## cordic_rotation_top
module cordic_rotation_top#(parameter data_width=16,cordic_steps=16,angle_width=20)(
    input clk,
    input nreset,
    input enable,
    input signed [data_width-1:0] x_vec_in,
    input signed [data_width-1:0] y_vec_in,
    input [angle_width-1:0] target_angle,
    output wire signed  [data_width-1:0] x_vec_out,
    output wire signed  [data_width-1:0] y_vec_out,
    output reg done
    );
make LEC_CHECK=0 ABC_AREA=1 CAP_MARGIN=20 CORE_MARGIN=2 CORE_UTILIZATION=70 CTS_CLUSTER_DIAMETER=204 CTS_CLUSTER_SIZE=36 PLACE_DENSITY=0.82 SETUP_SLACK_MARGIN=0.57 SLEW_MARGIN=20 finish   # period 2.98 ns
run.sh (not shown) runs the stock make flow with config.mk's settings and CLKGATE_MAP_FILE=.
The first run never finished: it broke off in global routing on GRT-0116.
Rerun with:
==> flow/config.mk (replaced) <==
export PLATFORM = sky130hd
export DESIGN_NAME = cordic_rotation_top
export DESIGN_NICKNAME = cordic_rotation_top
export VERILOG_FILES = /design/flow/design.v
export SDC_FILE = /design/flow/constraint.sdc
export NUM_CORES = 4
export LEC_CHECK = 0
export CAP_MARGIN = 20
export CORE_MARGIN = 2
export CORE_UTILIZATION = 64
export SETUP_SLACK_MARGIN = 1.16
export SLEW_MARGIN = 20
==> flow/constraint.sdc (replaced) <==
create_clock -name core_clock -period 4.4 [get_ports {clk}]
set_input_delay 0.8800 -clock core_clock [delete_from_list [all_inputs] [get_ports {clk}]]
set_output_delay 0.8800 -clock core_clock [all_outputs]
set_load 0.01 [all_outputs]
What happened: The changed run finished but fails on negative setup slack. Die area rises by 5.5%. Synthesized cell count is lower by 17%. Area after synthesis fell by about 3.5%.
Rerun with:
--- a/flow/config.mk
+++ b/flow/config.mk
@@ -8,5 +8,6 @@
 export CAP_MARGIN = 20
 export CORE_MARGIN = 2
-export CORE_UTILIZATION = 64
-export SETUP_SLACK_MARGIN = 1.16
+export CORE_UTILIZATION = 40
+export PLACE_DENSITY = 0.6
+export SETUP_SLACK_MARGIN = 1.31
 export SLEW_MARGIN = 20
==> flow/constraint.sdc (replaced) <==
create_clock -name core_clock -period 5.86 [get_ports {clk}]
set_input_delay 1.1720 -clock core_clock [delete_from_list [all_inputs] [get_ports {clk}]]
set_output_delay 1.1720 -clock core_clock [all_outputs]
set_load 0.01 [all_outputs]
Now the flow ran to the end with no violations; power decreases by 24%; area after synthesis stays the same; clock skew increases by 0.014 ns; sequential power decreases by 25%; cell area decreases by 3.5%; worst hold slack barely changes.
Rerun with:
--- a/flow/config.mk
+++ b/flow/config.mk
@@ -8,6 +8,6 @@
 export CAP_MARGIN = 20
 export CORE_MARGIN = 2
-export CORE_UTILIZATION = 40
-export PLACE_DENSITY = 0.6
-export SETUP_SLACK_MARGIN = 1.31
+export CORE_UTILIZATION = 72
+export PLACE_DENSITY = 0.67
+export SETUP_SLACK_MARGIN = -0.3
 export SLEW_MARGIN = 20
==> flow/constraint.sdc (replaced) <==
create_clock -name core_clock -period 4.4 [get_ports {clk}]
set_input_delay 0.8800 -clock core_clock [delete_from_list [all_inputs] [get_ports {clk}]]
set_output_delay 0.8800 -clock core_clock [all_outputs]
set_load 0.01 [all_outputs]
What happened:
- Now the flow died in global routing, error DPL-0038
- die area fell by well over a third
- synthesized cell count stays the same
- synthesized area is unchanged
Rerun with:
--- a/flow/config.mk
+++ b/flow/config.mk
@@ -9,5 +9,6 @@
 export CORE_MARGIN = 2
 export CORE_UTILIZATION = 72
-export PLACE_DENSITY = 0.67
-export SETUP_SLACK_MARGIN = -0.3
+export CTS_CLUSTER_DIAMETER = 374
+export PLACE_DENSITY = 0.6
 export SLEW_MARGIN = 20
+export TNS_END_PERCENT = 5
==> flow/constraint.sdc (replaced) <==
create_clock -name core_clock -period 5.07 [get_ports {clk}]
set_input_delay 1.0140 -clock core_clock [delete_from_list [all_inputs] [get_ports {clk}]]
set_output_delay 1.0140 -clock core_clock [all_outputs]
set_load 0.01 [all_outputs]
What happened: With this change the flow finished but failed the layout checks on negative setup slack; synthesized cell count stays the same; die area does not change; area after synthesis is unchanged.

========
cordic_rotation_top again, from the RTL that the note above started with.
export LEC_CHECK = 0
export ABC_AREA = 0
export CAP_MARGIN = 25
export CORE_MARGIN = 2
export CORE_UTILIZATION = 72
export CTS_CLUSTER_DIAMETER = 99
export CTS_CLUSTER_SIZE = 98
export GPL_ROUTABILITY_DRIVEN = 0
export GPL_TIMING_DRIVEN = 1
export HOLD_SLACK_MARGIN = -0.0
export MAX_ROUTING_LAYER = met5
export MIN_ROUTING_LAYER = met1
export PLACE_DENSITY_LB_ADDON = 0.11
export SETUP_SLACK_MARGIN = 1.38
export SLEW_MARGIN = 35
export TNS_END_PERCENT = 55
create_clock -name core_clock -period 4.81 [get_ports {clk}]
The first run stopped in 5_1_grt, error GRT-0232.
Rerun with:
ABC_AREA = not set   (was 0)
CAP_MARGIN = 20   (was 25)
CORE_UTILIZATION = 70   (was 72)
CTS_CLUSTER_DIAMETER = not set   (was 99)
CTS_CLUSTER_SIZE = not set   (was 98)
GPL_ROUTABILITY_DRIVEN = not set   (was 0)
GPL_TIMING_DRIVEN = not set   (was 1)
HOLD_SLACK_MARGIN = not set   (was -0.0)
MAX_ROUTING_LAYER = not set   (was met5)
MIN_ROUTING_LAYER = not set   (was met1)
PLACE_DENSITY = 0.6   (was not set)
PLACE_DENSITY_LB_ADDON = not set   (was 0.11)
SETUP_SLACK_MARGIN = not set   (was 1.38)
SLEW_MARGIN = 20   (was 35)
TNS_END_PERCENT = not set   (was 55)
clock period = 5.07 ns   (was 4.81 ns; I/O delays follow)
What happened: With this change the flow finished with negative setup slack left. Die area increases by 2.8%. Synthesized cell count does not change. Area after synthesis stays the same.
Rerun with:
CTS_CLUSTER_DIAMETER = 204   (was not set)
CTS_CLUSTER_SIZE = 36   (was not set)
PLACE_DENSITY = not set   (was 0.6)
SETUP_SLACK_MARGIN = -0.16   (was not set)
clock period = 2.98 ns   (was 5.07 ns; I/O delays follow)
Outcome: Now the flow never finished: it broke off in 5_1_grt on GRT-0232; die size stays the same; area after synthesis stays the same; synthesized cell count stays the same.
Rerun with:
CORE_UTILIZATION = 40   (was 70)
CTS_CLUSTER_DIAMETER = not set   (was 204)
CTS_CLUSTER_SIZE = not set   (was 36)
PLACE_DENSITY = 0.6   (was not set)
SETUP_SLACK_MARGIN = not set   (was -0.16)
clock period = 5.86 ns   (was 2.98 ns; I/O delays follow)
Outcome: Now the flow finished clean; area after synthesis is unchanged; die area grows by well over a third; synthesized cell count is unchanged.
Power is estimated from default activity; no workload was simulated.
